==> flow/design.v <==
module a_s(op_a, op_m, as, outp);
   parameter        NBITS = 6;
   input [NBITS:0]  op_a;
   input [NBITS:0]  op_m;
   input            as;
   output [NBITS:0] outp;
   reg [NBITS:0]    outp;
   always @(as or op_a or op_m)
   begin: adder_subt
      if (as == 1'b1)
         outp <= op_a + op_m;
      else
         outp <= op_a - op_m;
   end
endmodule
module div_nr_wsticky(A, B, Q, sticky);
   parameter             NBITS = 6;
   parameter             PBITS = 8;
   input [NBITS-1:0]     A;
   input [NBITS-1:0]     B;
   output [PBITS-1:0]    Q;
   output                sticky;
   parameter [NBITS-1:0] ZEROS = 0;
   reg [NBITS:0]         YY_in[0:PBITS];
   reg [PBITS-1:0]       QQ_in[0:PBITS];
   reg [NBITS:0]         m_cablesIn[0:PBITS];
   wire [NBITS:0]        m_cablesOut[0:PBITS];
   wire [PBITS:0]        a_or_s;
   wire [PBITS-1:0]      QQ;
   wire [NBITS-1:0]      YY;
   wire [NBITS-1:0]      XX;
   assign XX = A;
   assign YY = B;
   assign Q = QQ;
   assign a_or_s[0] = 1'b0;
   always @(*) m_cablesIn[0] <= {1'b0, XX};
   always @(*) YY_in[0] <= {1'b0, YY};
   generate
      begin : xhdl0
         genvar                I;
         for (I = 0; I <= PBITS - 1; I = I + 1)
         begin : divisor
            a_s #(NBITS) int_mod(.op_a(m_cablesIn[I]), .op_m(YY_in[I]), .as(a_or_s[I]), .outp(m_cablesOut[I]));
         end
      end
   endgenerate
   generate
      begin : xhdl1
         genvar                I;
         for (I = 0; I <= PBITS - 1; I = I + 1)
         begin : conex
            assign a_or_s[I + 1] = m_cablesOut[I][NBITS];
            always @(*) m_cablesIn[I + 1] <= {m_cablesOut[I][NBITS - 1:0], 1'b0};
            always @(*) YY_in[I + 1] <= YY_in[I];
            always @(*) QQ_in[I + 1][I] <= a_or_s[I + 1];
            if (I > 0)
            begin : rest
               always @(*) QQ_in[I + 1][I - 1:0] <= QQ_in[I][I - 1:0];
            end
         end
      end
   endgenerate
   generate
      begin : xhdl2
         genvar                I;
         for (I = 0; I <= PBITS - 1; I = I + 1)
         begin : quotient
            assign QQ[I] = (~QQ_in[PBITS][PBITS - 1 - I]);
         end
      end
   endgenerate
   assign sticky = (m_cablesOut[PBITS - 1] == ZEROS) ? 1'b0 : 
                   1'b1;
endmodule
module FP_div(FP_A, FP_B, clk, ce, FP_Z);
   parameter         K = 32;
   parameter         P = 24;
   parameter         E = 8;
   input [K-1:0]     FP_A;
   input [K-1:0]     FP_B;
   input             clk;
   input             ce;
   output [K-1:0]    FP_Z;
   reg [K-1:0]       FP_Z;
   parameter [K-1:0] ZEROS = 1'b0;
   parameter [K-1:0] ONES = 32'hffffffff;
   parameter [E-1:0] BIAS = {1'b0, ONES[E - 2:0]};
   parameter         PBITS = P + 3;
   reg [K-1:0]       A_int;
   reg [K-1:0]       B_int;
   reg [K-1:0]       FP_Z_int;
   wire [E-1:0]      exp_A;
   wire [E-1:0]      exp_B;
   wire [P-1:0]      frac_A;
   wire [P-1:0]      frac_B;
   wire              sign_A;
   wire              sign_B;
   wire              expA_FF;
   wire              expB_FF;
   wire              expA_Z;
   wire              expB_Z;
   wire              fracA_Z;
   wire              fracB_Z;
   wire [E:0]        exp_noBIAS;
   wire [E:0]        exp_Biased;
   wire [E:0]        exp_Biased_Norm;
   wire              isNaN_A;
   wire              isNaN_B;
   wire              isInf_A;
   wire              isInf_B;
   wire              isZero_A;
   wire              isZero_B;
   wire              isNaN;
   wire              isInf;
   wire              isZero;
   wire              sign;
   wire [PBITS-1:0]  frac_div;
   wire [PBITS-1:0]  frac_div_shifted;
   wire [PBITS-2:0]  fr_sh;
   wire [P-2:0]      frac_final;
   wire              underflow;
   wire              overflow;
   wire [E-1:0]      exp_final;
   wire              sticky_bit;
   wire              div_by_zero;
   always @(posedge clk)
      begin
         if (ce == 1'b1)
         begin
            A_int <= FP_A;
            B_int <= FP_B;
         end
      end
   assign sign_A = A_int[K - 1];
   assign sign_B = B_int[K - 1];
   assign exp_A = A_int[K - 2:K - E - 1];
   assign exp_B = B_int[K - 2:K - E - 1];
   assign frac_A = {1'b1, A_int[P - 2:0]};
   assign frac_B = {1'b1, B_int[P - 2:0]};
   assign expA_FF = (A_int[K - 2:K - E - 1] == ONES[K - 2:K - E - 1]) ? 1'b1 : 
                    1'b0;
   assign expB_FF = (B_int[K - 2:K - E - 1] == ONES[K - 2:K - E - 1]) ? 1'b1 : 
                    1'b0;
   assign expA_Z = (A_int[K - 2:K - E - 1] == ZEROS[K - 2:K - E - 1]) ? 1'b1 : 
                   1'b0;
   assign expB_Z = (B_int[K - 2:K - E - 1] == ZEROS[K - 2:K - E - 1]) ? 1'b1 : 
                   1'b0;
   assign fracA_Z = (A_int[P - 2:0] == ZEROS[P - 2:0]) ? 1'b1 : 
                    1'b0;
   assign fracB_Z = (B_int[P - 2:0] == ZEROS[P - 2:0]) ? 1'b1 : 
                    1'b0;
   assign isNaN_A = expA_FF & ((~fracA_Z));
   assign isNaN_B = expB_FF & ((~fracB_Z));
   assign isInf_A = expA_FF;
   assign isInf_B = expB_FF;
   assign isZero_A = expA_Z & fracA_Z;
   assign isZero_B = expB_Z & fracB_Z;
   assign div_by_zero = expB_Z;
   assign isNaN = isNaN_A | isNaN_B;
   assign isInf = isInf_A | isInf_B | div_by_zero;
   assign isZero = isZero_A & (~isZero_B);
   assign exp_noBIAS = ({1'b0, exp_A}) - ({1'b0, exp_B});
   assign exp_Biased = exp_noBIAS + ({1'b0, BIAS});
   assign sign = sign_A ^ sign_B;
   div_nr_wsticky #(P,PBITS) a_div(.A(frac_A), .B(frac_B), .Q(frac_div), .sticky(sticky_bit));
   assign frac_div_shifted = (frac_div[PBITS - 1] == 1'b0) ? {frac_div[PBITS - 2:0], 1'b0} : 
                             frac_div;
   assign exp_Biased_Norm = (frac_div[PBITS - 1] == 1'b0) ? exp_Biased - 1 : 
                            exp_Biased;
   assign exp_final = exp_Biased_Norm[E - 1:0];
   assign overflow = (((exp_Biased_Norm[E:E - 1] == 2'b10) | (exp_Biased_Norm[E:0] == {1'b0, ONES[E - 1:0]}))) ? 1'b1 : 
                     1'b0;
   assign underflow = (((exp_Biased_Norm[E:E - 1] == 2'b11) | (exp_Biased_Norm[E - 1:0] == ZEROS[E - 1:0]))) ? 1'b1 : 
                      1'b0;
   assign fr_sh = frac_div_shifted[PBITS - 2:0];
   assign frac_final = ((fr_sh[2] == 1'b1 & (sticky_bit == 1'b1 | fr_sh[0] == 1'b1 | fr_sh[1] == 1'b1))) ? fr_sh[PBITS - 2:PBITS - P] + 1 : 
                       (((sticky_bit == 1'b1) & (fr_sh[2:0] == 3'b100) & (fr_sh[3] == 1'b1))) ? fr_sh[PBITS - 2:PBITS - P] + 1 : 
                       fr_sh[PBITS - 2:PBITS - P];
   always @(sign or isNaN or isInf or isZero or exp_final or frac_final or underflow or overflow)
   begin: packing
      FP_Z_int[K - 1] <= sign;
      if (isNaN == 1'b1)
      begin
         FP_Z_int[K - 2:P - 1] <= ONES[E - 1:0];
         FP_Z_int[P - 2:0] <= {1'b1, ZEROS[P - 3:0]};
      end
      else if ((isInf == 1'b1) | (overflow == 1'b1))
      begin
         FP_Z_int[K - 2:P - 1] <= ONES[E - 1:0];
         FP_Z_int[P - 2:0] <= ZEROS[P - 2:0];
      end
      else if ((isZero == 1'b1) | (underflow == 1'b1))
      begin
         FP_Z_int[K - 2:P - 1] <= ZEROS[E - 1:0];
         FP_Z_int[P - 2:0] <= ZEROS[P - 2:0];
      end
      else
      begin
         FP_Z_int[K - 2:P - 1] <= exp_final;
         FP_Z_int[P - 2:0] <= frac_final;
      end
   end
   always @(posedge clk)
   begin: final_reg
      begin
         if (ce == 1'b1)
            FP_Z <= FP_Z_int;
      end
   end
endmodule
clock: 35.2 ns
lec_check: 0
abc_area: 1
cap_margin: 20
core_aspect_ratio: 0.5
core_margin: 2
core_utilization: 72
cts_cluster_diameter: 376
cts_cluster_size: 98
place_density: 0.42
setup_slack_margin: 4.44
slew_margin: 20
run.sh (not shown) runs the stock make flow with config.mk's settings and CLKGATE_MAP_FILE=.
The first run never finished: it broke off in detailed placement (3_5_place_dp).
Edit:
Settings changed: CORE_ASPECT_RATIO 0.5 to default, CORE_UTILIZATION 72 to 58, CTS_CLUSTER_DIAMETER 376 to 205, CTS_CLUSTER_SIZE 98 to default, PLACE_DENSITY 0.42 to default, SETUP_SLACK_MARGIN 4.44 to -1.68.
Clock period 35.2 ns to 55.5 ns, I/O delays scaled along.
After rerunning:
- The new run ran to the end with no violations
- synthesized area is unchanged
- die area is higher by 24%
- synthesized cell count is unchanged

---

Starts from the design.v that is shown in full above.
Settings: LEC_CHECK=0, CAP_MARGIN=20, CELL_PAD_IN_SITES_GLOBAL_PLACEMENT=3, CORE_ASPECT_RATIO=0.5, CORE_MARGIN=2, CORE_UTILIZATION=40, CTS_CLUSTER_DIAMETER=400, CTS_CLUSTER_SIZE=10, PLACE_DENSITY=0.43, SETUP_SLACK_MARGIN=-1.8, SLEW_MARGIN=20, TNS_END_PERCENT=15; clock period 80.0 ns.
Next try:
--- a/flow/config.mk
+++ b/flow/config.mk
@@ -8,3 +8,3 @@
 export CAP_MARGIN = 20
-export CELL_PAD_IN_SITES_GLOBAL_PLACEMENT = 3
+export CELL_PAD_IN_SITES_GLOBAL_PLACEMENT = 2
 export CORE_ASPECT_RATIO = 0.5
@@ -13,4 +13,3 @@
 export CTS_CLUSTER_DIAMETER = 400
-export CTS_CLUSTER_SIZE = 10
-export PLACE_DENSITY = 0.43
+export CTS_CLUSTER_SIZE = 32
 export SETUP_SLACK_MARGIN = -1.8
Effect:
- non-clock buffer count falls by 5
- flip-flop count does not change
- setup slack improved by 0.98 ns
Next try:
==> flow/config.mk (replaced) <==
export PLATFORM = sky130hd
export DESIGN_NAME = FP_div
export DESIGN_NICKNAME = FP_div
export VERILOG_FILES = /design/flow/design.v
export SDC_FILE = /design/flow/constraint.sdc
export NUM_CORES = 4
export LEC_CHECK = 0
export CAP_MARGIN = 20
export CORE_MARGIN = 2
export CORE_UTILIZATION = 19
export CTS_CLUSTER_SIZE = 75
export GPL_TIMING_DRIVEN = 0
export PLACE_DENSITY = 0.6
export SLEW_MARGIN = 20
=>
- The changed run finished with timing, DRC and antenna clean
- clock-buffer cell count is unchanged
- worst setup slack degrades by 4.7 ns
- final area rises by about 6%
- sequential cell count is unchanged
- die area went up by 110%
- utilization is lower by 21 points
- cell count came out higher by about 23%
- via count went up by 0.59%
Next try:
--- a/flow/config.mk
+++ b/flow/config.mk
@@ -8,7 +8,11 @@
 export CAP_MARGIN = 20
+export CELL_PAD_IN_SITES_GLOBAL_PLACEMENT = 0
+export CORE_ASPECT_RATIO = 0.5
 export CORE_MARGIN = 2
-export CORE_UTILIZATION = 19
-export CTS_CLUSTER_SIZE = 75
+export CORE_UTILIZATION = 40
+export CTS_CLUSTER_DIAMETER = 400
+export CTS_CLUSTER_SIZE = 98
 export GPL_TIMING_DRIVEN = 0
-export PLACE_DENSITY = 0.6
+export SETUP_SLACK_MARGIN = -1.8
 export SLEW_MARGIN = 20
+export TNS_END_PERCENT = 15
Die size is lower by 52%.
Final cell count is lower by about 17%.
Critical path depth is lower by 8.
